$ cat flow/run.sh
#!/bin/bash
# the make line also repeats each setting of config.mk as NAME=value (left out here)
make -C /OpenROAD-flow-scripts/flow DESIGN_CONFIG=/design/flow/config.mk WORK_HOME=/design/flow/orfs CLKGATE_MAP_FILE= finish
$ cat flow/config.mk
export PLATFORM = sky130hd
export DESIGN_NAME = mul_op
export DESIGN_NICKNAME = mul_op
export VERILOG_FILES = /design/flow/design.v
export SDC_FILE = /design/flow/constraint.sdc
export NUM_CORES = 4
export LEC_CHECK = 0
export CAP_MARGIN = 20
export CORE_MARGIN = 2
export CORE_UTILIZATION = 59
export SETUP_SLACK_MARGIN = 1.71
export SLEW_MARGIN = 20
$ cat flow/constraint.sdc
create_clock -name core_clock -period 5.84 [get_ports {clk}]
set_input_delay 1.1680 -clock core_clock [delete_from_list [all_inputs] [get_ports {clk}]]
set_output_delay 1.1680 -clock core_clock [all_outputs]
set_load 0.01 [all_outputs]
$ cat flow/design.v
module joinC #(parameter N = 5)(
	input [N - 1 : 0] valid_in,
	output reg  [N - 1 : 0] ready_in,
	output valid_out,
	input ready_out
);
	assign valid_out = &valid_in; 
	reg[N - 1 : 0] singleValid;
	integer i, j;
	always @(*)begin
		for(i = 0; i < N; i = i + 1)begin
			singleValid[i] = 1;
			for(j = 0; j < N; j = j + 1)
				if(i != j)
					singleValid[i] = singleValid[i] & valid_in[j];
		end
		for(i = 0; i < N; i = i + 1)begin
			ready_in[i] = singleValid[i] & ready_out;
		end
	end
endmodule
module OEHB #(parameter INPUTS = 1,
		parameter OUTPUTS = 1,
		parameter DATA_IN_SIZE = 32,
		parameter DATA_OUT_SIZE = 32)
	(
		input clk,
		input rst,
		input [INPUTS * (DATA_IN_SIZE)- 1 : 0]data_in_bus,
		input [INPUTS - 1 : 0]valid_in_bus,
		output [INPUTS - 1 : 0] ready_in_bus,
		output [OUTPUTS * (DATA_OUT_SIZE) - 1 : 0]data_out_bus,
		output reg [OUTPUTS - 1 : 0]valid_out_bus,
		input 	[OUTPUTS - 1 : 0] ready_out_bus
);
	wire reg_en;
	reg [DATA_IN_SIZE - 1 : 0] data_reg;
	always@(posedge clk, posedge rst)
		if(rst)
			valid_out_bus[0] <= 0;
		else
			valid_out_bus[0] <= valid_in_bus[0] | ~ready_in_bus[0];
	always@(posedge clk, posedge rst)
		if(rst)
			data_reg <= 0;
		else if(reg_en)
			data_reg <= data_in_bus[0 * DATA_IN_SIZE +: DATA_IN_SIZE];
	assign data_out_bus[0 * DATA_OUT_SIZE +: DATA_OUT_SIZE] = data_reg;
	assign ready_in_bus[0] = ~valid_out_bus[0] | ready_out_bus[0];
	assign reg_en = ready_in_bus[0] & valid_in_bus[0];
endmodule
module delay_buffer #(parameter SIZE = 32) (
	input clk, rst,
	input valid_in, ready_in,
	output valid_out
);
	reg [SIZE - 1 : 0] shift_reg;
	always @(posedge clk)begin
		if(ready_in | rst)
			shift_reg[0] <= valid_in;
	end
	always @(posedge clk)begin
		if(rst)
			shift_reg[SIZE - 1 : 1] <= 0;
		else if(ready_in)
			shift_reg[SIZE - 1 : 1] <= shift_reg[SIZE - 2 : 0];
	end
	assign valid_out = shift_reg[SIZE - 1];
endmodule
module mul_4_stage (
	input clk, ce,
	input[31 : 0] a,
	input [31 : 0] b,
	output [31 : 0] p
);
	reg [31 : 0] a_reg, b_reg, q0, q1, q2;
	wire [63 : 0] mul_wire;
	assign mul_wire = a_reg * b_reg;
	wire [31 : 0] mul;
	assign mul = mul_wire[31 : 0];
	always @(posedge clk)
		if(ce)begin
			a_reg <= a;
			b_reg <= b;
			q0 <= mul;
			q1 <= q0;
			q2 <= q1;
		end
	assign p = q2;
endmodule
module mul_op #(parameter INPUTS = 2,
		parameter OUTPUTS = 1,
		parameter DATA_IN_SIZE = 32,
		parameter DATA_OUT_SIZE = 32)
		(
		input clk,
		input rst,
		input [INPUTS * (DATA_IN_SIZE)- 1 : 0]data_in_bus,
		input [INPUTS - 1 : 0]valid_in_bus,
		output [INPUTS - 1 : 0] ready_in_bus,
		output [OUTPUTS * (DATA_OUT_SIZE) - 1 : 0]data_out_bus,
		output [OUTPUTS - 1 : 0]valid_out_bus,
		input 	[OUTPUTS - 1 : 0] ready_out_bus
);
	localparam LATENCY = 4;
	wire [2 * DATA_OUT_SIZE - 1 : 0] temp_result;
	wire join_valid;
	wire buff_valid, oehb_valid, oehb_ready;
	wire oehb_dataOut, oehb_datain;
	joinC #(.N(INPUTS)) add_fork(.valid_in(valid_in_bus), .ready_in(ready_in_bus), .valid_out(join_valid), .ready_out(oehb_ready));
	mul_4_stage multiply_unit (.clk(clk), .ce(oehb_ready), .a(data_in_bus[0 * DATA_IN_SIZE +: DATA_IN_SIZE]), .b(data_in_bus[1 * DATA_IN_SIZE +: DATA_IN_SIZE]), .p(data_out_bus[0 * DATA_OUT_SIZE +: DATA_OUT_SIZE]));
	delay_buffer #(.SIZE(LATENCY - 1))delay_buff(.clk(clk), .rst(rst), .valid_in(join_valid), .ready_in(oehb_ready), .valid_out(buff_valid));
	OEHB #(.INPUTS(1), .OUTPUTS(1), .DATA_IN_SIZE(1), .DATA_OUT_SIZE(1)) oehb_buffer (.clk(clk), .rst(rst),
										 .data_in_bus(1'b0), .valid_in_bus(buff_valid), .ready_in_bus(oehb_ready),
										 .data_out_bus(oehb_dataOut), .valid_out_bus(valid_out_bus[0]), .ready_out_bus(ready_out_bus[0]));
endmodule
==> results of run 1 <==
-- layer usage --
layer / GRT usage (%) / vias to the layer above / part of all wire [%]
met5: 0 / - / 0
met4: 12.07 / 0 / 3.7
met3: 6.139 / 98 / 6.2
met2: 48.04 / 389 / 47
met1: 41.97 / 7193 / 43
li1: - / 6250 / -
-- cell type report --
class                           instances  area [sq um]  area share, %
Multi-Input combinational cell       1273         14990          58.23
Clock inverter                         15         188.9         0.7339
Timing Repair Buffer                  354          3296          12.80
Tap cell                              455         569.3          2.212
Sequential cell                       164          4900          19.03
Inverter                              366          1374          5.337
Clock buffer                           17         425.4          1.653
-- per-stage QoR --
step / setup TNS [ns] / cell area [sq um] / utilization (%) / setup slack (ns)
floorplan: -5.752 / 21080 / - / -0.7424
global placement: -13.15 / 24080 / 69.54 / -0.9078
detailed placement: -15.10 / 24080 / 69.54 / -1.004
CTS: -12.08 / 25530 / 73.71 / -0.9212
global route: -17.18 / 25740 / 74.34 / -1.137
finish: -13.31 / 25740 / 74.34 / -0.9519
-- what timing repair did --
action                     CTS  global route
gates resized              111            36
setup endpoints to repair   26            25
buffers inserted            33             7
cloned                       1             0
pin swaps                   55            37
==> datasheet_impl.txt, run 1 <==
Characteristics after synthesis and place and route

Parameter                              Value

Outcome
  Status    failed layout checks
  Checks that blocked a clean result    negative setup slack

Hold path
  Worst hold start    multiply_unit.q0[14]
  Worst min-delay path category    register to register
  Destination of the worst hold path    multiply_unit.q1[14]
  Cell depth of the worst min-delay path    0

CTS
  CTS buffer count    17
  Clock input transition at the sequential cells of the worst setup and hold paths    around 0.07 ns
  Quantity of hold-fixing buffers added after cts    0
  Buffer cell driving the clock tree root    sky130_fd_sc_hd__clkbuf_16
  Clock Path Buffers    2
  Latest clock arrival within the worst-skew pair    0.47 ns
  Clock tree from TritonCTS    yes
  # clock sinks    roughly 160
  # H-tree levels    4

Logic synthesis
  Simple share    around 15%
  Main flop type    sky130_fd_sc_hd__edfxtp_1
  Number of nets at floorplan    2485
  Chip area in the Yosys report    0.02080 sq mm
  Synthesized flop and latch total    about 160
  Cell with the most instances after synthesis    sky130_fd_sc_hd__fa_1
  Synthesized area per cell    ~11 sq um
  Synth Instances    1885
  Biggest area consumer among synthesized cells    sky130_fd_sc_hd__fa_1
  Commonest cells in the netlist    sky130_fd_sc_hd__fa_1, sky130_fd_sc_hd__and2_1, sky130_fd_sc_hd__inv_1
  Multiplexer share of the synthesized area    less than 1%
  Area fraction in xor and xnor cells    3.537%
  Share of async-settable or async-resettable flops after synthesis    0.6098%
  Count of warnings emitted by yosys    4
  Adder-Cell Fraction of Synth Area    between 40% and 50%
  Post-synthesis share of cell area spent on and-or and or-and gates    approximately 2.8%
  Mapped Area    around 0.021 sq mm
  Prevailing logic family in the synthesized netlist    adder cells
  Netlist cell types    48
  Number of flops mapped to enable cells by yosys    about 160
  Dominant cell area share    slightly below 40%
  Register area share after synthesis    23.56%
  # Cells Yosys    about 1.9k
  Dominant cells by area after synthesis    sky130_fd_sc_hd__fa_1, sky130_fd_sc_hd__edfxtp_1, sky130_fd_sc_hd__and2_1, sky130_fd_sc_hd__ha_1, sky130_fd_sc_hd__inv_1

Drt
  Antenna diode count    0
  Iter 0 DRT Violations    slightly above 700
  Vias per cell    about 5.3
  Number of vias in the routed layout    roughly 14k
  Count of unresolved DRC violations after routing    0
  Detailed-routing iteration count for the pre-antenna-repair pass    5
  Routed length per instance    a little under 20 um
  Sum of routed wire length over all layers    just over 50000 um
  Residual antenna-violating net count after detailed routing    0

Die
  Y dimension of the die    191.8 um
  Horizontal extent of the die    ~190 um
  Fp util    roughly 60%
  Core area    approximately 0.035 sq mm
  Ports placed on the boundary    104
  Cell Rows    approximately 68
  Floorplan die area    0.03677 sq mm

Critical path
  Startpoint of the worst-slack reg-to-reg timing path    multiply_unit.a_reg[13]
  Arrival time reported for the critical path endpoint    7.01 ns
  Last element of the critical path    multiply_unit.q0[31]
  Buf/Inv on CP    5
  Kind of cell with the highest combined delay on the critical path    adder cells
  Number of cells on the worst reg-to-reg path    23
  CP Cell Sequence    buf_6, and2_4, fa_1, inv_2, fa_2, fa_1, fa_1, inv_1, fa_1, inv_2, fa_1, inv_1, fa_1, fa_1, ha_4, a21o_1, a21oi_2, o21ai_1, a221o_1, a21oi_2, o31ai_4, a311oi_2, xnor2_1
  Kind of capture point of the worst setup path    register
  Category of the worst setup path launch point    register
  Launching element of the worst setup path    multiply_unit.a_reg[13]
  Number of cells on the critical path    23
  Register-to-register setup slack    -0.95 ns
  Worst EP required    ~6.1 ns
  Standard cell with the maximum stage delay on the critical path    sky130_fd_sc_hd__fa_1
  Crit Path Category    register to register
  Reg2Reg Capture Point    multiply_unit.q0[31]
  Highest net fanout along the worst path    4
  Most Frequent Cell on Critical Path    sky130_fd_sc_hd__fa_1
  Longest individual stage delay on the worst path    about 0.56 ns

Finish
  FILL cells    roughly 2.4k
  Post-route insts no fill    roughly 2.6k
  Post-synthesis to final-layout area growth    23.77%
  Number of nets at the end of the flow    roughly 2.8k

Global route
  Global-route wire length before repair    about 83000 um
  Initial antenna violation count    0
  Global-route usage over all layers    between 30% and 40%
  Vias in the first global route    between 15k and 20k
  Largest net degree at the start of global routing    around 58
  GR Overflow Total    0

Place
  Detailed placer's ending HPWL    between 40000 and 50000 um
  Count of placed standard cells including taps    approximately 2.6k
  Global placer's final weighted congestion    approximately 0.93
  Count of input and output buffers    slightly above 100

Final timing
  RSZ-0062 raised after global routing    true
  Highest clock frequency the design can meet    0.1472 GHz
  Setup clock skew after layout    0.01542 ns
  Number of pins exceeding their max-slew limit in the final report    0
  Shortest clock period the worst path allows after layout    between 6 and 7 ns
  Tightest hold margin    0.4151 ns
  Slew Limit Headroom    a little under half
  Ratio of final minimum period to clock period    116.3%
  Final Hold Fails    0
  Setup slack after layout    -0.9519 ns
  Slew at the pin closest to its max-slew limit    approximately 0.8 ns
  Setup-violating endpoint count in the final report    21

Job
  Tool warnings    31
  Max-Cap Viols    0
==> inputs of run 2 (changes only) <==
Settings changed: CELL_PAD_IN_SITES_GLOBAL_PLACEMENT set to 0, CORE_UTILIZATION 59 to 72, CTS_CLUSTER_SIZE set to 50, MIN_ROUTING_LAYER set to met1, PLACE_DENSITY_LB_ADDON set to 0.0, SETUP_SLACK_MARGIN 1.71 to 1.94, TNS_END_PERCENT set to 60.
Clock period 5.84 ns to 6.63 ns, I/O delays scaled along.
==> run 2 against run 1 <==
Via count is 6.9% higher; core utilization is 13 points higher; hold slack better by 0.0056 ns; still fails the layout checks on negative setup slack; highest routed layer unchanged; die area is 18% lower; critical path type unchanged; register-to-register slack better by 0.49 ns; critical endpoint unchanged; final cell count is 4.8% lower; critical path depth stayed put; first-iteration DRC count is 100% higher.
==> datasheet_impl.txt, run 2 <==
Characteristics after synthesis and place and route

Parameter                              Value

Hold path
  Cell depth of the worst min-delay path    0 (unchanged)
  Worst min-delay path category    register to register
  Destination of the worst hold path    multiply_unit.q2[3]
  Worst hold start    multiply_unit.q1[3]

CTS
  Clock Path Buffers    2 (unchanged)
  Clock tree from TritonCTS    yes
  Clock input transition at the sequential cells of the worst setup and hold paths    0.07 ns (about the same)
  Latest clock arrival within the worst-skew pair    0.48 ns (about the same)
  # H-tree levels    4 (unchanged)
  Buffer cell driving the clock tree root    sky130_fd_sc_hd__clkbuf_16
  Quantity of hold-fixing buffers added after cts    0 (unchanged)
  CTS buffer count    17 (unchanged)
  # clock sinks    164 (unchanged)

Logic synthesis
  # Cells Yosys    1885 (unchanged)
  Chip area in the Yosys report    0.02080 sq mm (unchanged)
  Synthesized area per cell    11.03 sq um (unchanged)
  Mapped Area    0.02080 sq mm (unchanged)
  Prevailing logic family in the synthesized netlist    adder cells
  Post-synthesis share of cell area spent on and-or and or-and gates    2.815% (unchanged)
  Synthesized flop and latch total    164 (unchanged)
  Synth Instances    1885 (unchanged)
  Commonest cells in the netlist    sky130_fd_sc_hd__fa_1, sky130_fd_sc_hd__and2_1, sky130_fd_sc_hd__inv_1
  Count of warnings emitted by yosys    4 (unchanged)
  Netlist cell types    48 (unchanged)
  Cell with the most instances after synthesis    sky130_fd_sc_hd__fa_1
  Register area share after synthesis    23.56% (unchanged)
  Dominant cells by area after synthesis    sky130_fd_sc_hd__fa_1, sky130_fd_sc_hd__edfxtp_1, sky130_fd_sc_hd__and2_1, sky130_fd_sc_hd__ha_1, sky130_fd_sc_hd__inv_1
  Area fraction in xor and xnor cells    3.537% (unchanged)
  Share of async-settable or async-resettable flops after synthesis    0.6098% (unchanged)
  Number of nets at floorplan    2485 (unchanged)
  Main flop type    sky130_fd_sc_hd__edfxtp_1
  Multiplexer share of the synthesized area    0.09625% (unchanged)
  Adder-Cell Fraction of Synth Area    46.67% (unchanged)
  Biggest area consumer among synthesized cells    sky130_fd_sc_hd__fa_1
  Simple share    15.23% (unchanged)
  Dominant cell area share    39.27% (unchanged)
  Number of flops mapped to enable cells by yosys    161 (unchanged)

Outcome
  Status    failed layout checks
  Checks that blocked a clean result    negative setup slack

Die
  Fp util    72.86% (+13 points)
  Floorplan die area    0.03026 sq mm (-18%)
  Ports placed on the boundary    104 (unchanged)
  Cell Rows    62 (-8.8%)
  Core area    0.02855 sq mm (-18%)
  Y dimension of the die    174.0 um (-9.3%)
  Horizontal extent of the die    174.0 um (-9.3%)

Drt
  Antenna diode count    0 (unchanged)
  Iter 0 DRT Violations    1432 (+100%)
  Vias per cell    5.921 (+12%)
  Routed length per instance    23.10 um (+18%)
  Sum of routed wire length over all layers    58130 um (+13%)
  Residual antenna-violating net count after detailed routing    0 (unchanged)
  Count of unresolved DRC violations after routing    0 (unchanged)
  Number of vias in the routed layout    14.90k (+6.9%)
  Detailed-routing iteration count for the pre-antenna-repair pass    6 (+1)

Job
  Max-Cap Viols    0 (unchanged)
  Tool warnings    29 (-6.5%)

Critical path
  Arrival time reported for the critical path endpoint    7.32 ns (+0.31 ns)
  Worst EP required    6.85 ns (+0.79 ns)
  Buf/Inv on CP    7 (+2)
  Launching element of the worst setup path    multiply_unit.a_reg[5]
  Highest net fanout along the worst path    8 (+4)
  Longest individual stage delay on the worst path    0.62 ns (+0.06 ns)
  Number of cells on the critical path    23 (unchanged)
  Reg2Reg Capture Point    multiply_unit.q0[31]
  Register-to-register setup slack    -0.46 ns (+0.49 ns)
  Startpoint of the worst-slack reg-to-reg timing path    multiply_unit.a_reg[5]
  Kind of capture point of the worst setup path    register
  Most Frequent Cell on Critical Path    sky130_fd_sc_hd__fa_2
  Standard cell with the maximum stage delay on the critical path    sky130_fd_sc_hd__fa_2
  CP Cell Sequence    buf_12, buf_4, and2_1, fa_1, inv_1, fa_2, inv_1, fa_1, ha_1, fa_1, inv_2, fa_2, inv_2, fa_2, fa_2, ha_4, buf_4, a21oi_2, o21ai_2, o21ai_4, o31ai_4, a311oi_2, xnor2_1
  Number of cells on the worst reg-to-reg path    23 (unchanged)
  Kind of cell with the highest combined delay on the critical path    adder cells
  Last element of the critical path    multiply_unit.q0[31]
  Category of the worst setup path launch point    register
  Crit Path Category    register to register

Finish
  Post-synthesis to final-layout area growth    20.35%
  Cell area after layout    0.02503 sq mm (-2.8%)
  Post-route insts no fill    2516 (-4.8%)
  Number of nets at the end of the flow    2719 (-2.1%)

Final timing
  Shortest clock period the worst path allows after layout    7.092 ns (+0.2997 ns)
  Slew at the pin closest to its max-slew limit    1.052 ns (+0.2399 ns)
  Highest clock frequency the design can meet    0.1410 GHz (-4.2%)
  Ratio of final minimum period to clock period    107.0% (-9.3 points)
  Slew Limit Headroom    29.84% (-16 points)
  Final Hold Fails    0 (unchanged)
  Setup slack after layout    -0.4616 ns (+0.4903 ns)
  Number of pins exceeding their max-slew limit in the final report    0 (unchanged)
  Setup clock skew after layout    0.01505 ns (-0.0003656 ns)
  Setup-violating endpoint count in the final report    14 (-33%)
  RSZ-0062 raised after global routing    true
  Tightest hold margin    0.4206 ns (+0.005592 ns)

Global route
  Initial antenna violation count    0 (unchanged)
  Vias in the first global route    16.44k (+5.9%)
  GR Overflow Total    0 (unchanged)
  Global-route wire length before repair    87640 um (+5.7%)
  Global-route usage over all layers    38.82% (+8.3 points)
  Largest net degree at the start of global routing    77 (+33%)

Place
  Worst Setup Slack post-DPL    -0.2449 ns (+0.7591 ns)
  Detailed placer's ending HPWL    40800 um (-1.4%)
  Count of placed standard cells including taps    2444 (-4.9%)
  Instance area at placement    0.02354 sq mm (-2.2%)
  Global placer's final weighted congestion    0.9140 (-1.6%)
  Count of input and output buffers    103 (unchanged)
run 2: layout make-up:
cell class / instances / area (sq um)
Sequential cell: 164 / 4900
Clock buffer: 17 / 425.4
Inverter: 366 / 1374
Tap cell: 384 / 480.5
Clock inverter: 15 / 132.6
Fill cell: 1351 / 3517
Timing Repair Buffer: 297 / 2843
Multi-Input combinational cell: 1273 / 14880
run 2: metrics by stage:
| step | utilization, % | TNS (ns) |
|---|---|---|
| detailed placement | 82.46 | -1.357 |
| floorplan | - | 0 |
| finish | 87.68 | -3.417 |
| CTS | 86.51 | -0.9641 |
| global route | 87.68 | -5.296 |
| global placement | 82.46 | -0.05133 |
run 2: repair_timing:
item | in CTS | in global routing
buffers inserted | 30 | 8
endpoints found under the setup margin | 24 | 25
cloned | 0 | 2
pin swaps | 59 | 35
gates resized | 75 | 44
run 2: layer usage:
| metal | GRT usage [%] | wire [um] | up-vias |
|---|---|---|---|
| met5 | 0 | 0 | - |
| met4 | 21.53 | 3742 | 0 |
| met3 | 7.765 | 5692 | 275 |
| met2 | 62.00 | 27520 | 975 |
| met1 | 50.70 | 21170 | 7515 |
| li1 | - | - | 6132 |
==> inputs of run 3 (changes only) <==
Settings changed: CAP_MARGIN 20 to 0, CELL_PAD_IN_SITES_GLOBAL_PLACEMENT 0 to unset, CTS_CLUSTER_SIZE 50 to unset, MIN_ROUTING_LAYER met1 to unset, PLACE_DENSITY set to 0.37, PLACE_DENSITY_LB_ADDON 0.0 to unset, SETUP_SLACK_MARGIN 1.94 to unset, SLEW_MARGIN 20 to 40, TNS_END_PERCENT 60 to unset.
Clock period 6.63 ns to 6.21 ns, I/O delays scaled along.
==> run 3 against run 2 <==
The layout still fails its checks (negative setup slack); non-clock buffer count rose by 38; worst setup slack got worse by 0.55 ns; core utilization rose by 0.43 points; final cell count rose by 1.5%.
==> datasheet_impl.txt, run 3 <==
Characteristics after synthesis and place and route

Parameter                              Value

Outcome
  Status    failed layout checks
  Checks that blocked a clean result    negative setup slack

Critical path
  Most Frequent Cell on Critical Path    sky130_fd_sc_hd__fa_1
  Highest net fanout along the worst path    4 (-4)
  Startpoint of the worst-slack reg-to-reg timing path    multiply_unit.a_reg[14]
  Category of the worst setup path launch point    register
  Number of cells on the worst reg-to-reg path    23 (unchanged)
  CP Cell Sequence    buf_6, and2_4, fa_1, fa_1, fa_1, inv_2, fa_1, inv_1, fa_1, fa_2, fa_1, fa_1, ha_4, buf_6, buf_6, nor2_4, nor2b_2, o21ai_2, a21oi_2, a311oi_4, o21ai_2, a31oi_1, xnor2_1
  Kind of cell with the highest combined delay on the critical path    adder cells
  Kind of capture point of the worst setup path    register
  Longest individual stage delay on the worst path    0.56 ns (-0.06 ns)
  Standard cell with the maximum stage delay on the critical path    sky130_fd_sc_hd__fa_1
  Launching element of the worst setup path    multiply_unit.a_reg[14]
  Arrival time reported for the critical path endpoint    7.43 ns (+0.11 ns)
  Crit Path Category    register to register
  Reg2Reg Capture Point    multiply_unit.q0[30]
  Last element of the critical path    multiply_unit.q0[30]
  Register-to-register setup slack    -1.01 ns (-0.55 ns)
  Buf/Inv on CP    5 (-2)
  Number of cells on the critical path    23 (unchanged)
  Worst EP required    6.42 ns (-0.43 ns)

Drt
  Vias per cell    5.995 (+1.2%)
  Count of unresolved DRC violations after routing    0 (unchanged)
  Residual antenna-violating net count after detailed routing    0 (unchanged)
  Iter 0 DRT Violations    1557 (+8.7%)
  Routed length per instance    23.28 um (+0.77%)
  Antenna diode count    0 (unchanged)
  Detailed-routing iteration count for the pre-antenna-repair pass    6 (unchanged)
  Sum of routed wire length over all layers    59460 um (+2.3%)
  Number of vias in the routed layout    15.31k (+2.8%)

CTS
  Clock tree from TritonCTS    yes
  CTS buffer count    17 (unchanged)
  Clock input transition at the sequential cells of the worst setup and hold paths    0.08 ns (about the same)
  Clock Path Buffers    2 (unchanged)
  Buffer cell driving the clock tree root    sky130_fd_sc_hd__clkbuf_16
  # clock sinks    164 (unchanged)
  Latest clock arrival within the worst-skew pair    0.48 ns (about the same)
  # H-tree levels    4 (unchanged)
  Quantity of hold-fixing buffers added after cts    0 (unchanged)

Global route
  Initial antenna violation count    2 (+2)
  Largest net degree at the start of global routing    86 (+12%)
  Global-route wire length before repair    88100 um (+0.53%)
  Global-route usage over all layers    38.93% (+0.11 points)
  GR Overflow Total    0 (unchanged)
  Vias in the first global route    16.71k (+1.6%)

Logic synthesis
  Prevailing logic family in the synthesized netlist    adder cells
  Mapped Area    0.02080 sq mm (unchanged)
  Dominant cell area share    39.27% (unchanged)
  Commonest cells in the netlist    sky130_fd_sc_hd__fa_1, sky130_fd_sc_hd__and2_1, sky130_fd_sc_hd__inv_1
  Synth Instances    1885 (unchanged)
  Biggest area consumer among synthesized cells    sky130_fd_sc_hd__fa_1
  Netlist cell types    48 (unchanged)
  Number of flops mapped to enable cells by yosys    161 (unchanged)
  Register area share after synthesis    23.56% (unchanged)
  Count of warnings emitted by yosys    4 (unchanged)
  Synthesized area per cell    11.03 sq um (unchanged)
  Share of async-settable or async-resettable flops after synthesis    0.6098% (unchanged)
  Number of nets at floorplan    2485 (unchanged)
  Area fraction in xor and xnor cells    3.537% (unchanged)
  Multiplexer share of the synthesized area    0.09625% (unchanged)
  Post-synthesis share of cell area spent on and-or and or-and gates    2.815% (unchanged)
  Dominant cells by area after synthesis    sky130_fd_sc_hd__fa_1, sky130_fd_sc_hd__edfxtp_1, sky130_fd_sc_hd__and2_1, sky130_fd_sc_hd__ha_1, sky130_fd_sc_hd__inv_1
  Chip area in the Yosys report    0.02080 sq mm (unchanged)
  Synthesized flop and latch total    164 (unchanged)
  Main flop type    sky130_fd_sc_hd__edfxtp_1
  Cell with the most instances after synthesis    sky130_fd_sc_hd__fa_1
  # Cells Yosys    1885 (unchanged)
  Simple share    15.23% (unchanged)
  Adder-Cell Fraction of Synth Area    46.67% (unchanged)

Final timing
  Setup clock skew after layout    0.01332 ns (-0.001729 ns)
  Setup-violating endpoint count in the final report    18 (+4)
  Slew at the pin closest to its max-slew limit    0.8132 ns (-0.2392 ns)
  Ratio of final minimum period to clock period    116.3% (+9.4 points)
  Final Hold Fails    0 (unchanged)
  Shortest clock period the worst path allows after layout    7.224 ns (+0.1325 ns)
  Highest clock frequency the design can meet    0.1384 GHz (-1.8%)
  Tightest hold margin    0.4152 ns (-0.005408 ns)
  Slew Limit Headroom    45.79% (+16 points)
  Number of pins exceeding their max-slew limit in the final report    0 (unchanged)
  RSZ-0062 raised after global routing    true
  Setup slack after layout    -1.014 ns (-0.5525 ns)

Hold path
  Cell depth of the worst min-delay path    0 (unchanged)
  Destination of the worst hold path    multiply_unit.q2[2]
  Worst hold start    multiply_unit.q1[2]
  Worst min-delay path category    register to register

Die
  Fp util    72.86% (unchanged)
  Floorplan die area    0.03026 sq mm (unchanged)
  Core area    0.02855 sq mm (unchanged)
  Ports placed on the boundary    104 (unchanged)
  Cell Rows    62 (unchanged)
  Horizontal extent of the die    174.0 um (unchanged)
  Y dimension of the die    174.0 um (unchanged)

Place
  Worst Setup Slack post-DPL    -0.6529 ns (-0.4080 ns)
  Global placer's final weighted congestion    0.9439 (+3.3%)
  Detailed placer's ending HPWL    41230 um (+1.1%)
  Instance area at placement    0.02380 sq mm (+1.1%)
  Count of input and output buffers    103 (unchanged)

Finish
  Cell area after layout    0.02515 sq mm (+0.49%)
  Post-synthesis to final-layout area growth    20.94%
  FILL cells    1316 (-2.6%)
  Number of nets at the end of the flow    2757 (+1.4%)

Job
  Tool warnings    31 (+6.9%)
  Max-Cap Viols    0 (unchanged)
-- run 3: layout make-up --
type / count / area, sq um / area share, %
well taps: 384 / 480.5 / 1.910
clock buffers: 17 / 425.4 / 1.691
multi-input cells: 1273 / 14750 / 58.64
clock inverters: 15 / 160.2 / 0.6367
inverters: 366 / 1374 / 5.462
flip-flops and latches: 164 / 4900 / 19.48
repair buffers: 335 / 3064 / 12.18
-- run 3: through the flow --
stage | utilization [%] | instances | TNS (ns)
finish | 88.11 | 2554 | -11.15
global route | 88.11 | 2554 | -13.81
CTS | 87.41 | 2549 | -7.346
detailed placement | 83.38 | 2487 | -7.698
global placement | 83.37 | 2487 | -5.698
floorplan | - | 1885 | -1.309
-- run 3: repair_timing --
item | in CTS | in global routing
hold endpoints to repair | 0 | 0
endpoints found under the setup margin | 19 | 21
resized | 77 | 40
buffers inserted | 30 | 6
pin swaps | 37 | 15
gates cloned | 1 | 0
-- run 3: layer usage --
layer  GRT usage, %  share of wire, %
met5              0             0.030
met4          19.82               6.9
met3          9.208                11
met2          62.98                47
met1          49.84                36
==> inputs of run 4 (changes only) <==
Settings changed: CAP_MARGIN 0 to 20, CORE_UTILIZATION 72 to 70, CTS_CLUSTER_SIZE set to 47, PLACE_DENSITY 0.37 to unset, PLACE_DENSITY_LB_ADDON set to 0.0, SETUP_SLACK_MARGIN set to 2.12, SLEW_MARGIN 40 to 20.
Clock period 6.21 ns to 7.14 ns, I/O delays scaled along.
==> run 4 against run 3 <==
The run now finishes clean; hold slack lost 0.0034 ns; via count shrank 9.1%; first-iteration DRC count shrank 41%; synthesized area is the same; sequential cell count is the same; core utilization shrank 5.5 points.
==> datasheet_impl.txt, run 4 <==
Characteristics after synthesis and place and route

Parameter                              Value

Critical path
  Buf/Inv on CP    3 (-2)
  Worst EP required    7.47 ns (+1.05 ns)
  Number of cells on the critical path    21 (-8.7%)
  Number of cells on the worst reg-to-reg path    21 (-8.7%)
  Kind of capture point of the worst setup path    register
  Crit Path Category    register to register
  Standard cell with the maximum stage delay on the critical path    sky130_fd_sc_hd__fa_1
  Most Frequent Cell on Critical Path    sky130_fd_sc_hd__fa_1
  Arrival time reported for the critical path endpoint    7.28 ns (-0.15 ns)
  Highest net fanout along the worst path    4 (unchanged)
  Startpoint of the worst-slack reg-to-reg timing path    multiply_unit.a_reg[16]
  Register-to-register setup slack    0.19 ns (+1.20 ns)
  Launching element of the worst setup path    multiply_unit.a_reg[16]
  Kind of cell with the highest combined delay on the critical path    adder cells
  Reg2Reg Capture Point    multiply_unit.q0[29]
  Last element of the critical path    multiply_unit.q0[29]
  CP Cell Sequence    buf_6, and2_4, fa_1, inv_2, fa_1, fa_1, fa_1, inv_2, fa_1, fa_1, fa_1, fa_1, ha_4, a21o_1, a21oi_2, o21ai_1, a221o_1, a21oi_2, o31ai_4, a2111oi_4, nand3b_1
  Category of the worst setup path launch point    register
  Longest individual stage delay on the worst path    0.54 ns (-0.02 ns)

CTS
  Clock input transition at the sequential cells of the worst setup and hold paths    0.08 ns (about the same)
  CTS buffer count    17 (unchanged)
  Clock tree from TritonCTS    yes
  Clock Path Buffers    2 (unchanged)
  # clock sinks    164 (unchanged)
  Latest clock arrival within the worst-skew pair    0.48 ns (about the same)
  Quantity of hold-fixing buffers added after cts    0 (unchanged)
  # H-tree levels    4 (unchanged)
  Buffer cell driving the clock tree root    sky130_fd_sc_hd__clkbuf_16

Logic synthesis
  Simple share    15.23% (unchanged)
  Synthesized area per cell    11.03 sq um (unchanged)
  Synth Instances    1885 (unchanged)
  Mapped Area    0.02080 sq mm (unchanged)
  Commonest cells in the netlist    sky130_fd_sc_hd__fa_1, sky130_fd_sc_hd__and2_1, sky130_fd_sc_hd__inv_1
  Number of nets at floorplan    2485 (unchanged)
  Cell with the most instances after synthesis    sky130_fd_sc_hd__fa_1
  Adder-Cell Fraction of Synth Area    46.67% (unchanged)
  Dominant cell area share    39.27% (unchanged)
  Post-synthesis share of cell area spent on and-or and or-and gates    2.815% (unchanged)
  Main flop type    sky130_fd_sc_hd__edfxtp_1
  Prevailing logic family in the synthesized netlist    adder cells
  Biggest area consumer among synthesized cells    sky130_fd_sc_hd__fa_1
  Chip area in the Yosys report    0.02080 sq mm (unchanged)
  Count of warnings emitted by yosys    4 (unchanged)
  Area fraction in xor and xnor cells    3.537% (unchanged)
  Register area share after synthesis    23.56% (unchanged)
  Synthesized flop and latch total    164 (unchanged)
  Netlist cell types    48 (unchanged)
  Share of async-settable or async-resettable flops after synthesis    0.6098% (unchanged)
  # Cells Yosys    1885 (unchanged)
  Number of flops mapped to enable cells by yosys    161 (unchanged)
  Multiplexer share of the synthesized area    0.09625% (unchanged)
  Dominant cells by area after synthesis    sky130_fd_sc_hd__fa_1, sky130_fd_sc_hd__edfxtp_1, sky130_fd_sc_hd__and2_1, sky130_fd_sc_hd__ha_1, sky130_fd_sc_hd__inv_1

Final timing
  Shortest clock period the worst path allows after layout    6.949 ns (-0.2749 ns)
  Setup clock skew after layout    0.01899 ns (+0.005670 ns)
  Ratio of final minimum period to clock period    97.33% (-19 points)
  Slew at the pin closest to its max-slew limit    1.021 ns (+0.2074 ns)
  Final Hold Fails    0 (unchanged)
  Highest clock frequency the design can meet    0.1439 GHz (+4.0%)
  RSZ-0062 raised after global routing    true
  Setup-violating endpoint count in the final report    0 (-18)
  Total negative slack for setup checks    0 ns (+11.15 ns)
  Number of pins exceeding their max-slew limit in the final report    0 (unchanged)
  Slew Limit Headroom    31.96% (-14 points)

Global route
  Largest net degree at the start of global routing    80 (-7.0%)
  Global-route wire length before repair    82170 um (-6.7%)
  Global-route usage over all layers    35.64% (-3.3 points)
  Vias in the first global route    15.44k (-7.6%)
  GR Overflow Total    0 (unchanged)
  Initial antenna violation count    0 (-2)

Finish
  Number of nets at the end of the flow    2659 (-3.6%)
  Post-synthesis to final-layout area growth    17.05%

Drt
  Routed length per instance    21.30 um (-8.5%)
  Count of unresolved DRC violations after routing    0 (unchanged)
  Iter 0 DRT Violations    919 (-41%)
  Number of vias in the routed layout    13.92k (-9.1%)
  Detailed-routing iteration count for the pre-antenna-repair pass    5 (-1)
  Sum of routed wire length over all layers    52470 um (-12%)
  Residual antenna-violating net count after detailed routing    0 (unchanged)
  Vias per cell    5.649 (-5.8%)

Job
  Max-Cap Viols    0 (unchanged)
  Tool warnings    29 (-6.5%)

Hold path
  Worst hold start    multiply_unit.q1[0]
  Destination of the worst hold path    multiply_unit.q2[0]
  Cell depth of the worst min-delay path    0 (unchanged)
  Worst min-delay path category    register to register

Die
  Core area    0.02948 sq mm (+3.3%)
  Ports placed on the boundary    104 (unchanged)
  Horizontal extent of the die    176.4 um (+1.4%)
  Cell Rows    63 (+1.6%)
  Y dimension of the die    176.4 um (+1.4%)
  Fp util    70.55% (-2.3 points)
  Floorplan die area    0.03111 sq mm (+2.8%)

Place
  Detailed placer's ending HPWL    38420 um (-6.8%)
  Global placer's final weighted congestion    0.9067 (-3.9%)
  Count of input and output buffers    103 (unchanged)

Outcome
  Status    complete, no violations
## run 4: layout make-up
class | instances | area (sq um)
multi-input cells | 1273 | 14700
repair buffers | 237 | 2335
inverters | 366 | 1374
clock inverters | 14 | 118.9
diodes | 2 | 5.005
fillers | 1712 | 5136
well taps | 390 | 488.0
flip-flops and latches | 164 | 4900
clock buffers | 18 | 429.2
## run 4: through the flow
| step | hold slack [ns] | std cells | setup WS (ns) | utilization, % | instance area, sq um |
|---|---|---|---|---|---|
| after CTS | 0.4140 | 2445 | 0.3353 | 81.25 | 23950 |
| after floorplan | 0.4003 | 1885 | 0.5576 | - | 21070 |
| after detailed placement | 0.4045 | 2354 | 0.09750 | 77.03 | 22710 |
| final | 0.4119 | 2464 | 0.1908 | 82.58 | 24340 |
| after global routing | 0.4135 | 2462 | 0.06707 | 82.56 | 24340 |
| after global placement | 0.4007 | 2354 | 0.2381 | 77.03 | 22710 |
## run 4: what timing repair did
item                                    in CTS  in global routing
endpoints found under the setup margin      23                 23
pin swaps                                   18                 33
resized                                     44                 43
buffers inserted                            59                 15
gates cloned                                 0                  2
## run 4: routing by layer
| layer | GRT usage (%) | routed length (um) | vias to the layer above |
|---|---|---|---|
| met4 | 14.05 | 1863 | 0 |
| met3 | 7.903 | 4059 | 118 |
| met5 | 0 | 0 | - |
| met1 | 48.38 | 20940 | 7178 |
| met2 | 56.90 | 25610 | 607 |
| li1 | - | - | 6015 |
==> inputs of run 5 (changes only) <==
Settings changed: CORE_UTILIZATION 70 to 64, CTS_CLUSTER_SIZE 47 to unset, PLACE_DENSITY_LB_ADDON 0.0 to unset, SETUP_SLACK_MARGIN 2.12 to unset.
Clock period 7.14 ns to 3.67 ns, I/O delays scaled along.
==> run 5 against run 4 <==
The layout now fails its checks (negative setup slack); non-clock buffer count is 139 higher; hold slack better by 0.0015 ns; clock skew increased by 0.0074 ns; maximum frequency is 1.2% higher; register-to-register slack got worse by 3.4 ns; design area is 7.3% higher; critical endpoint is now multiply_unit.q0[25]; critical path depth grew 3; count of clock-buffer cells in the layout fell by 1; sequential cell count unchanged.
==> datasheet_impl.txt, run 5 <==
Characteristics after synthesis and place and route

Parameter                              Value

Hold path
  Worst min-delay path category    register to register
  Destination of the worst hold path    multiply_unit.q1[30]
  Cell depth of the worst min-delay path    0 (unchanged)
  Worst hold start    multiply_unit.q0[30]

Logic synthesis
  Number of flops mapped to enable cells by yosys    161 (unchanged)
  Biggest area consumer among synthesized cells    sky130_fd_sc_hd__fa_1
  Adder-Cell Fraction of Synth Area    46.67% (unchanged)
  Number of nets at floorplan    2485 (unchanged)
  Post-synthesis share of cell area spent on and-or and or-and gates    2.815% (unchanged)
  Area fraction in xor and xnor cells    3.537% (unchanged)
  Synthesized area per cell    11.03 sq um (unchanged)
  Prevailing logic family in the synthesized netlist    adder cells
  Synth Instances    1885 (unchanged)
  Register area share after synthesis    23.56% (unchanged)
  Simple share    15.23% (unchanged)
  Multiplexer share of the synthesized area    0.09625% (unchanged)
  Mapped Area    0.02080 sq mm (unchanged)
  Synthesized flop and latch total    164 (unchanged)
  Dominant cells by area after synthesis    sky130_fd_sc_hd__fa_1, sky130_fd_sc_hd__edfxtp_1, sky130_fd_sc_hd__and2_1, sky130_fd_sc_hd__ha_1, sky130_fd_sc_hd__inv_1
  Main flop type    sky130_fd_sc_hd__edfxtp_1
  # Cells Yosys    1885 (unchanged)
  Cell with the most instances after synthesis    sky130_fd_sc_hd__fa_1
  Share of async-settable or async-resettable flops after synthesis    0.6098% (unchanged)
  Dominant cell area share    39.27% (unchanged)
  Chip area in the Yosys report    0.02080 sq mm (unchanged)
  Commonest cells in the netlist    sky130_fd_sc_hd__fa_1, sky130_fd_sc_hd__and2_1, sky130_fd_sc_hd__inv_1
  Count of warnings emitted by yosys    4 (unchanged)
  Netlist cell types    48 (unchanged)

Critical path
  Kind of cell with the highest combined delay on the critical path    adder cells
  Kind of capture point of the worst setup path    register
  Arrival time reported for the critical path endpoint    7.20 ns (-0.08 ns)
  Number of cells on the critical path    24 (+14%)
  Category of the worst setup path launch point    register
  CP Cell Sequence    buf_4, buf_6, buf_4, and2_4, fa_2, fa_2, fa_1, inv_1, fa_1, inv_1, fa_1, ha_1, fa_1, fa_1, ha_4, buf_4, a21oi_2, o21bai_1, a21oi_1, o21ai_2, o21ai_4, a31oi_1, or4_1, nand3_1
  Last element of the critical path    multiply_unit.q0[25]
  Number of cells on the worst reg-to-reg path    24 (+14%)
  Crit Path Category    register to register
  Standard cell with the maximum stage delay on the critical path    sky130_fd_sc_hd__fa_1
  Startpoint of the worst-slack reg-to-reg timing path    multiply_unit.a_reg[9]
  Register-to-register setup slack    -3.20 ns (-3.39 ns)
  Longest individual stage delay on the worst path    0.55 ns (about the same)
  Reg2Reg Capture Point    multiply_unit.q0[25]
  Highest net fanout along the worst path    7 (+3)
  Launching element of the worst setup path    multiply_unit.a_reg[9]
  Worst EP required    4.00 ns (-3.47 ns)
  Most Frequent Cell on Critical Path    sky130_fd_sc_hd__fa_1
  Buf/Inv on CP    6 (+3)

Place
  Detailed placer's ending HPWL    42050 um (+9.4%)
  Worst Setup Slack post-DPL    -3.131 ns (-3.228 ns)
  Global placer's final weighted congestion    0.9142 (+0.83%)
  Instance area at placement    0.02439 sq mm (+7.4%)
  Count of input and output buffers    103 (unchanged)

CTS
  Clock tree from TritonCTS    yes
  CTS buffer count    17 (unchanged)
  Clock Path Buffers    2 (unchanged)
  Buffer cell driving the clock tree root    sky130_fd_sc_hd__clkbuf_16
  # H-tree levels    4 (unchanged)
  # clock sinks    164 (unchanged)
  Clock input transition at the sequential cells of the worst setup and hold paths    0.08 ns (about the same)
  Latest clock arrival within the worst-skew pair    0.48 ns (about the same)
  Quantity of hold-fixing buffers added after cts    0 (unchanged)

Final timing
  Final Hold Fails    0 (unchanged)
  Slew at the pin closest to its max-slew limit    0.8858 ns (-0.1348 ns)
  Setup slack after layout    -3.199 ns (-3.390 ns)
  RSZ-0062 raised after global routing    true
  Setup-violating endpoint count in the final report    27 (+27)
  Slew Limit Headroom    40.95% (+9.0 points)
  Highest clock frequency the design can meet    0.1456 GHz (+1.2%)
  Number of pins exceeding their max-slew limit in the final report    0 (unchanged)
  Setup clock skew after layout    0.02637 ns (+0.007378 ns)
  Shortest clock period the worst path allows after layout    6.869 ns (-0.08016 ns)
  Ratio of final minimum period to clock period    187.2% (+90 points)

Outcome
  Checks that blocked a clean result    negative setup slack
  Status    failed layout checks

Finish
  FILL cells    2001 (+17%)
  Post-synthesis to final-layout area growth    25.65%
  Number of nets at the end of the flow    2798 (+5.2%)
  Cell area after layout    0.02613 sq mm (+7.3%)
  Logic area    0.01516 sq mm (+3.1%)
  Sequential cell area    0.004900 sq mm (unchanged)

Global route
  Initial antenna violation count    0 (unchanged)
  Met3 capacity usage during global routing    7.765% (-0.14 points)
  Vias in the first global route    15.69k (+1.6%)
  Most used routing layer    met2
  Global-route wire length before repair    82250 um (+0.10%)
  Global-route usage over all layers    33.06% (-2.6 points)
  Met2 usage    55.74% (-1.2 points)
  Met1 Resource Use GR    40.39% (-8.0 points)
  GR Overflow Total    0 (unchanged)
  Largest net degree at the start of global routing    65 (-19%)

Die
  Core area    0.03229 sq mm (+9.5%)
  Fp util    64.42% (-6.1 points)
  Floorplan die area    0.03396 sq mm (+9.2%)
  Y dimension of the die    184.3 um (+4.5%)
  Ports placed on the boundary    104 (unchanged)
  Horizontal extent of the die    184.3 um (+4.5%)
  Cell Rows    66 (+4.8%)

Drt
  Detailed-routing iteration count for the pre-antenna-repair pass    5 (unchanged)
  Routed length per instance    20.29 um (-4.7%)
  Residual antenna-violating net count after detailed routing    0 (unchanged)
  Iter 0 DRT Violations    808 (-12%)
  Antenna diode count    0 (-2)
  Count of unresolved DRC violations after routing    0 (unchanged)
  Number of vias in the routed layout    14.28k (+2.6%)
  Sum of routed wire length over all layers    53830 um (+2.6%)
  Vias per cell    5.383 (-4.7%)

Job
  Tool warnings    31 (+6.9%)
  Max-Cap Viols    0 (unchanged)
[run 5: timing repair]
| item | 4_1_cts | 5_1_grt |
|---|---|---|
| setup endpoints to repair | 27 | 27 |
| buffers inserted | 10 | 25 |
| pin swaps | 27 | 76 |
| gates resized | 67 | 117 |
| gates cloned | 0 | 1 |
| hold endpoints to repair | 0 | 0 |
[run 5: cell type report]
type,count,area share (%)
clock buffer,17,1.628
timing repair buffer,376,13.47
tap,442,2.116
sequential,164,18.75
multi-input combinational,1273,58.00
clock inverter,15,0.7756
inverter,366,5.257
[run 5: per-layer routing]
layer	wire, um	vias up
met5	0	-
met4	2754	0
met3	3720	156
met2	26990	508
met1	20360	7326
li1	-	6292
[run 5: per-stage QoR]
step | setup TNS, ns | hold WS, ns | std cells | util, %
4_1_cts | -63.80 | 0.4138 | 2628 | 78.88
6_report | -67.57 | 0.4134 | 2653 | 80.93
3_5_place_dp | -64.90 | 0.4045 | 2586 | 75.55
2_1_floorplan | -54.24 | 0.4003 | 1885 | -
3_3_place_gp | -62.50 | 0.4007 | 2586 | 75.55
5_1_grt | -71.36 | 0.4222 | 2653 | 80.93
==> inputs of run 6 (changes only) <==
Settings changed: CELL_PAD_IN_SITES_GLOBAL_PLACEMENT set to 1, CORE_UTILIZATION 64 to 72, MIN_ROUTING_LAYER set to met1, PLACE_DENSITY_LB_ADDON set to 0.05, SLEW_MARGIN 20 to 40.
Clock period 3.67 ns to 6.62 ns, I/O delays scaled along.
==> run 6 against run 5 <==
Still fails the layout checks on negative setup slack; count of clock-buffer cells in the layout unchanged; clock skew fell by 0.0093 ns; global-route usage increased by 4.6 points; first-iteration DRC count is 70% higher; die area is 11% lower; routed wire length up 4.8%; maximum frequency fell by 1.6%; hold slack gained 0.0069 ns; sequential share of layout area rose by 0.76 points; critical path type unchanged; highest routed layer unchanged.
==> datasheet_impl.txt, run 6 <==
Characteristics after synthesis and place and route

Parameter                              Value

Outcome
  Status    failed layout checks
  Checks that blocked a clean result    negative setup slack

Finish
  Number of nets at the end of the flow    2750 (-1.7%)
  Final core utilization    87.97% (+7.0 points)
  Post-synthesis to final-layout area growth    20.75%
  Post-route insts no fill    2546 (-4.0%)

Hold path
  Worst hold start    multiply_unit.q1[0]
  Cell depth of the worst min-delay path    0 (unchanged)
  Destination of the worst hold path    multiply_unit.q2[0]
  Worst min-delay path category    register to register

Place
  Detailed placer's ending HPWL    41030 um (-2.4%)
  Global placer's final weighted congestion    0.9483 (+3.7%)
  Count of placed standard cells including taps    2459 (-4.9%)
  Count of input and output buffers    103 (unchanged)
  Worst Setup Slack post-DPL    -0.2678 ns (+2.863 ns)

Final timing
  Setup slack after layout    -0.3596 ns (+2.839 ns)
  Total negative slack for setup checks    -2.513 ns (+65.06 ns)
  Setup clock skew after layout    0.01703 ns (-0.009337 ns)
  Slew at the pin closest to its max-slew limit    0.4967 ns (-0.3891 ns)
  Number of pins exceeding their max-slew limit in the final report    0 (unchanged)
  Shortest clock period the worst path allows after layout    6.980 ns (+0.1105 ns)
  RSZ-0062 raised after global routing    true
  Highest clock frequency the design can meet    0.1433 GHz (-1.6%)
  Final Hold Fails    0 (unchanged)
  Slew Limit Headroom    66.65% (+26 points)
  Ratio of final minimum period to clock period    105.4% (-82 points)
  Setup-violating endpoint count in the final report    13 (-52%)

Drt
  Iter 0 DRT Violations    1371 (+70%)
  Detailed-routing iteration count for the pre-antenna-repair pass    5 (unchanged)
  Antenna diode count    0 (unchanged)
  Number of vias in the routed layout    14.77k (+3.4%)
  Sum of routed wire length over all layers    56410 um (+4.8%)
  Residual antenna-violating net count after detailed routing    0 (unchanged)
  Routed length per instance    22.16 um (+9.2%)
  Count of unresolved DRC violations after routing    0 (unchanged)
  Vias per cell    5.803 (+7.8%)

Die
  Y dimension of the die    174.0 um (-5.6%)
  Cell Rows    62 (-6.1%)
  Core area    0.02855 sq mm (-12%)
  Ports placed on the boundary    104 (unchanged)
  Fp util    72.86% (+8.4 points)
  Horizontal extent of the die    174.0 um (-5.6%)
  Floorplan die area    0.03026 sq mm (-11%)

Logic synthesis
  Cell with the most instances after synthesis    sky130_fd_sc_hd__fa_1
  Post-synthesis share of cell area spent on and-or and or-and gates    2.815% (unchanged)
  Count of warnings emitted by yosys    4 (unchanged)
  Commonest cells in the netlist    sky130_fd_sc_hd__fa_1, sky130_fd_sc_hd__and2_1, sky130_fd_sc_hd__inv_1
  Register area share after synthesis    23.56% (unchanged)
  Area fraction in xor and xnor cells    3.537% (unchanged)
  Synthesized flop and latch total    164 (unchanged)
  Synthesized area per cell    11.03 sq um (unchanged)
  Dominant cell area share    39.27% (unchanged)
  Biggest area consumer among synthesized cells    sky130_fd_sc_hd__fa_1
  Mapped Area    0.02080 sq mm (unchanged)
  Prevailing logic family in the synthesized netlist    adder cells
  Share of async-settable or async-resettable flops after synthesis    0.6098% (unchanged)
  Main flop type    sky130_fd_sc_hd__edfxtp_1
  Dominant cells by area after synthesis    sky130_fd_sc_hd__fa_1, sky130_fd_sc_hd__edfxtp_1, sky130_fd_sc_hd__and2_1, sky130_fd_sc_hd__ha_1, sky130_fd_sc_hd__inv_1
  Simple share    15.23% (unchanged)
  # Cells Yosys    1885 (unchanged)
  Chip area in the Yosys report    0.02080 sq mm (unchanged)
  Number of nets at floorplan    2485 (unchanged)
  Netlist cell types    48 (unchanged)
  Multiplexer share of the synthesized area    0.09625% (unchanged)
  Adder-Cell Fraction of Synth Area    46.67% (unchanged)
  Number of flops mapped to enable cells by yosys    161 (unchanged)
  Synth Instances    1885 (unchanged)

Critical path
  Highest net fanout along the worst path    5 (-2)
  Kind of cell with the highest combined delay on the critical path    adder cells
  Longest individual stage delay on the worst path    0.57 ns (+0.02 ns)
  Category of the worst setup path launch point    register
  Worst EP required    6.95 ns (+2.95 ns)
  Number of cells on the worst reg-to-reg path    23 (-4.2%)
  Most Frequent Cell on Critical Path    sky130_fd_sc_hd__fa_1
  Number of cells on the critical path    23 (-4.2%)
  Buf/Inv on CP    7 (+1)
  CP Cell Sequence    buf_6, buf_6, and2_1, fa_1, inv_1, fa_1, fa_1, fa_1, inv_2, fa_1, inv_2, fa_1, inv_1, fa_2, fa_2, ha_4, buf_6, a21oi_1, o21ai_2, o21ai_4, a31oi_1, or4_1, nand3_1
  Reg2Reg Capture Point    multiply_unit.q0[25]
  Launching element of the worst setup path    multiply_unit.b_reg[3]
  Last element of the critical path    multiply_unit.q0[25]
  Startpoint of the worst-slack reg-to-reg timing path    multiply_unit.b_reg[3]
  Crit Path Category    register to register
  Standard cell with the maximum stage delay on the critical path    sky130_fd_sc_hd__fa_1
  Kind of capture point of the worst setup path    register
  Arrival time reported for the critical path endpoint    7.31 ns (+0.11 ns)
  Register-to-register setup slack    -0.36 ns (+2.84 ns)

CTS
  Clock Path Buffers    2 (unchanged)
  Quantity of hold-fixing buffers added after cts    0 (unchanged)
  Latest clock arrival within the worst-skew pair    0.48 ns (about the same)
  Clock tree from TritonCTS    yes
  Buffer cell driving the clock tree root    sky130_fd_sc_hd__clkbuf_16
  CTS buffer count    17 (unchanged)
  # H-tree levels    4 (unchanged)
  # clock sinks    164 (unchanged)
  Clock input transition at the sequential cells of the worst setup and hold paths    0.08 ns (about the same)

Job
  Max-Cap Viols    0 (unchanged)
  Tool warnings    32 (+3.2%)

Global route
  Global-route wire length before repair    85120 um (+3.5%)
  Initial antenna violation count    0 (unchanged)
  Vias in the first global route    15.95k (+1.7%)
  Largest net degree at the start of global routing    86 (+32%)
  Global-route usage over all layers    37.61% (+4.6 points)
  GR Overflow Total    0 (unchanged)
==> run 6: final cells by class <==
class	count	area, sq um
Multi-Input combinational cell	1273	14710
Sequential cell	164	4900
Fill cell	1346	3433
Timing Repair Buffer	328	3080
Inverter	366	1374
Tap cell	384	480.5
Clock buffer	17	425.4
Clock inverter	14	145.1
==> run 6: routing by layer <==
layer  part of all wire [%]  GRT usage [%]
met4                    5.1          16.14
met2                     48          61.42
met5                      0              0
met3                    9.0          7.962
met1                     37          49.60
==> run 6: stage by stage <==
step           instance area, sq um  hold slack [ns]
2_1_floorplan                 20880           0.4003
3_3_place_gp                  23500           0.4002
3_5_place_dp                  23500           0.4045
4_1_cts                       24520           0.4207
5_1_grt                       25110           0.4243
6_report                      25110           0.4203
==> run 6: what timing repair did <==
item / 4_1_cts / 5_1_grt
setup endpoints to repair: 12 / 16
buffers inserted: 33 / 26
pin swaps: 30 / 51
cloned: 0 / 0
gates resized: 54 / 96
==> inputs of run 7 (changes only) <==
Settings changed: CAP_MARGIN 20 to 5, CORE_ASPECT_RATIO set to 1.72, CORE_MARGIN 2 to 7, CORE_UTILIZATION 72 to 17, CTS_CLUSTER_SIZE set to 46, GPL_TIMING_DRIVEN set to 0, SETUP_SLACK_MARGIN set to 1.94, SLEW_MARGIN 40 to 20.
Clock period 6.62 ns to 12.9 ns, I/O delays scaled along.
==> run 7 against run 6 <==
First-iteration DRC count decreased by 67%; now clean on timing, DRC and antenna; routed wire length increased by 52%; highest routed layer unchanged; final cell count increased by 43%; critical path type unchanged; die area increased to 4.4 times the previous value; hold slack about the same; synthesized cell count unchanged; sequential share of layout area increased by 0.38 points; worst setup slack improved by 4.7 ns.
==> datasheet_impl.txt, run 7 <==
Characteristics after synthesis and place and route

Parameter                              Value

Logic synthesis
  Dominant cells by area after synthesis    sky130_fd_sc_hd__fa_1, sky130_fd_sc_hd__edfxtp_1, sky130_fd_sc_hd__and2_1, sky130_fd_sc_hd__ha_1, sky130_fd_sc_hd__inv_1
  Register area share after synthesis    23.56% (unchanged)
  Netlist cell types    48 (unchanged)
  Dominant cell area share    39.27% (unchanged)
  Multiplexer share of the synthesized area    0.09625% (unchanged)
  Biggest area consumer among synthesized cells    sky130_fd_sc_hd__fa_1
  Post-synthesis share of cell area spent on and-or and or-and gates    2.815% (unchanged)
  Simple share    15.23% (unchanged)
  Mapped Area    0.02080 sq mm (unchanged)
  Adder-Cell Fraction of Synth Area    46.67% (unchanged)
  Chip area in the Yosys report    0.02080 sq mm (unchanged)
  Share of async-settable or async-resettable flops after synthesis    0.6098% (unchanged)
  Number of flops mapped to enable cells by yosys    161 (unchanged)
  Synthesized flop and latch total    164 (unchanged)
  Main flop type    sky130_fd_sc_hd__edfxtp_1
  Synth Instances    1885 (unchanged)
  Number of nets at floorplan    2485 (unchanged)
  Area fraction in xor and xnor cells    3.537% (unchanged)
  Synthesized area per cell    11.03 sq um (unchanged)
  Count of warnings emitted by yosys    4 (unchanged)
  Commonest cells in the netlist    sky130_fd_sc_hd__fa_1, sky130_fd_sc_hd__and2_1, sky130_fd_sc_hd__inv_1
  Prevailing logic family in the synthesized netlist    adder cells
  Cell with the most instances after synthesis    sky130_fd_sc_hd__fa_1
  # Cells Yosys    1885 (unchanged)

Final timing
  Setup slack after layout    4.329 ns (+4.688 ns)
  Final Hold Fails    0 (unchanged)
  RSZ-0062 raised after global routing    false
  Slew at the pin closest to its max-slew limit    1.125 ns (+0.6281 ns)
  Setup clock skew after layout    0.02042 ns (+0.003391 ns)
  Number of pins exceeding their max-slew limit in the final report    0 (unchanged)
  Tightest hold margin    0.4198 ns (-0.0004680 ns)
  Ratio of final minimum period to clock period    66.44% (-39 points)
  Setup-violating endpoint count in the final report    0 (-13)
  Shortest clock period the worst path allows after layout    8.571 ns (+1.592 ns)
  Slew Limit Headroom    25.01% (-42 points)
  Highest clock frequency the design can meet    0.1167 GHz (-19%)

Global route
  Initial antenna violation count    9 (+9)
  GR Overflow Total    0 (unchanged)
  Vias in the first global route    16.06k (+0.71%)
  Largest net degree at the start of global routing    52 (-40%)
  Global-route usage over all layers    13.44% (-24 points)
  Global-route wire length before repair    122700 um (+44%)

Finish
  Post-synthesis to final-layout area growth    18.46%
  Number of nets at the end of the flow    2612 (-5.0%)

Die
  Y dimension of the die    472.7 um (+170%)
  Core area    0.1217 sq mm (+330%)
  Floorplan die area    0.1327 sq mm (+340%)
  Ports placed on the boundary    104 (unchanged)
  Cell Rows    168 (+170%)
  Horizontal extent of the die    280.7 um (+61%)
  Fp util    17.09% (-56 points)

Critical path
  Startpoint of the worst-slack reg-to-reg timing path    multiply_unit.b_reg[12]
  Launching element of the worst setup path    multiply_unit.b_reg[12]
  Standard cell with the maximum stage delay on the critical path    sky130_fd_sc_hd__clkbuf_1
  CP Cell Sequence    clkbuf_1, clkbuf_1, and2_1, fa_1, inv_1, fa_1, fa_1, fa_1, fa_1, fa_1, fa_1, fa_1, xnor2_1, xnor2_1, xnor2_1, xnor2_1, xnor2_1, xnor2_1, xnor2_1, xnor2_1
  Last element of the critical path    multiply_unit.q0[31]
  Kind of capture point of the worst setup path    register
  Buf/Inv on CP    3 (-4)
  Crit Path Category    register to register
  Highest net fanout along the worst path    10 (+5)
  Worst EP required    13.15 ns (+6.20 ns)
  Kind of cell with the highest combined delay on the critical path    adder cells
  Longest individual stage delay on the worst path    0.78 ns (+0.21 ns)
  Number of cells on the worst reg-to-reg path    20 (-13%)
  Number of cells on the critical path    20 (-13%)
  Arrival time reported for the critical path endpoint    8.83 ns (+1.52 ns)
  Reg2Reg Capture Point    multiply_unit.q0[31]
  Category of the worst setup path launch point    register
  Register-to-register setup slack    4.33 ns (+4.69 ns)

Drt
  Routed length per instance    23.50 um (+6.1%)
  Sum of routed wire length over all layers    85720 um (+52%)
  Count of unresolved DRC violations after routing    0 (unchanged)
  Iter 0 DRT Violations    454 (-67%)
  Detailed-routing iteration count for the pre-antenna-repair pass    4 (-1)
  Residual antenna-violating net count after detailed routing    0 (unchanged)
  Vias per cell    3.572 (-38%)
  Number of vias in the routed layout    13.03k (-12%)

Hold path
  Destination of the worst hold path    multiply_unit.q1[23]
  Worst hold start    multiply_unit.q0[23]
  Cell depth of the worst min-delay path    0 (unchanged)
  Worst min-delay path category    register to register

CTS
  # clock sinks    164 (unchanged)
  Latest clock arrival within the worst-skew pair    0.53 ns (+0.05 ns)
  Quantity of hold-fixing buffers added after cts    0 (unchanged)
  CTS buffer count    17 (unchanged)
  Buffer cell driving the clock tree root    sky130_fd_sc_hd__clkbuf_16
  # H-tree levels    4 (unchanged)
  Clock Path Buffers    2 (unchanged)
  Clock input transition at the sequential cells of the worst setup and hold paths    0.08 ns (about the same)
  Post-CTS setup-driven buffer insertion count    0 (-100%)
  Clock tree from TritonCTS    yes
  Number of gates resized after cts    0 (-100%)

Place
  Global placer's final weighted congestion    0.7918 (-17%)
  Detailed placer's ending HPWL    71940 um (+75%)
  Worst Setup Slack post-DPL    4.033 ns (+4.301 ns)
  Count of input and output buffers    103 (unchanged)

Job
  Tool warnings    26 (-19%)
  Max-Cap Viols    0 (unchanged)

Outcome
  Status    complete, no violations
run 7: final cells by class:
class	count	area, sq um
sequential	164	4900
clock inverter	15	185.2
inverter	366	1374
timing repair buffer	108	1169
antenna	8	20.02
buffer	82	329.1
multi-input combinational	1273	14220
clock buffer	17	425.4
fill	13280	97070
tap	1615	2021
run 7: per-stage QoR:
stage	TNS (ns)	utilization, %	cell area [sq um]	std cells
final	0	20.24	24640	3648
after global routing	0	20.23	24620	3641
after CTS	0	20.23	24620	3640
after detailed placement	0	19.73	24010	3608
after global placement	-2.287	19.60	23850	3603
after floorplan	0	-	20800	1885
run 7: metal layers:
layer,up-vias,wire length (um),global-route usage (%)
met5,-,0,0
met1,6907,29750,13.33
li1,5931,-,-
met2,157,52290,28.43
met3,36,1456,1.395
met4,0,2216,3.885
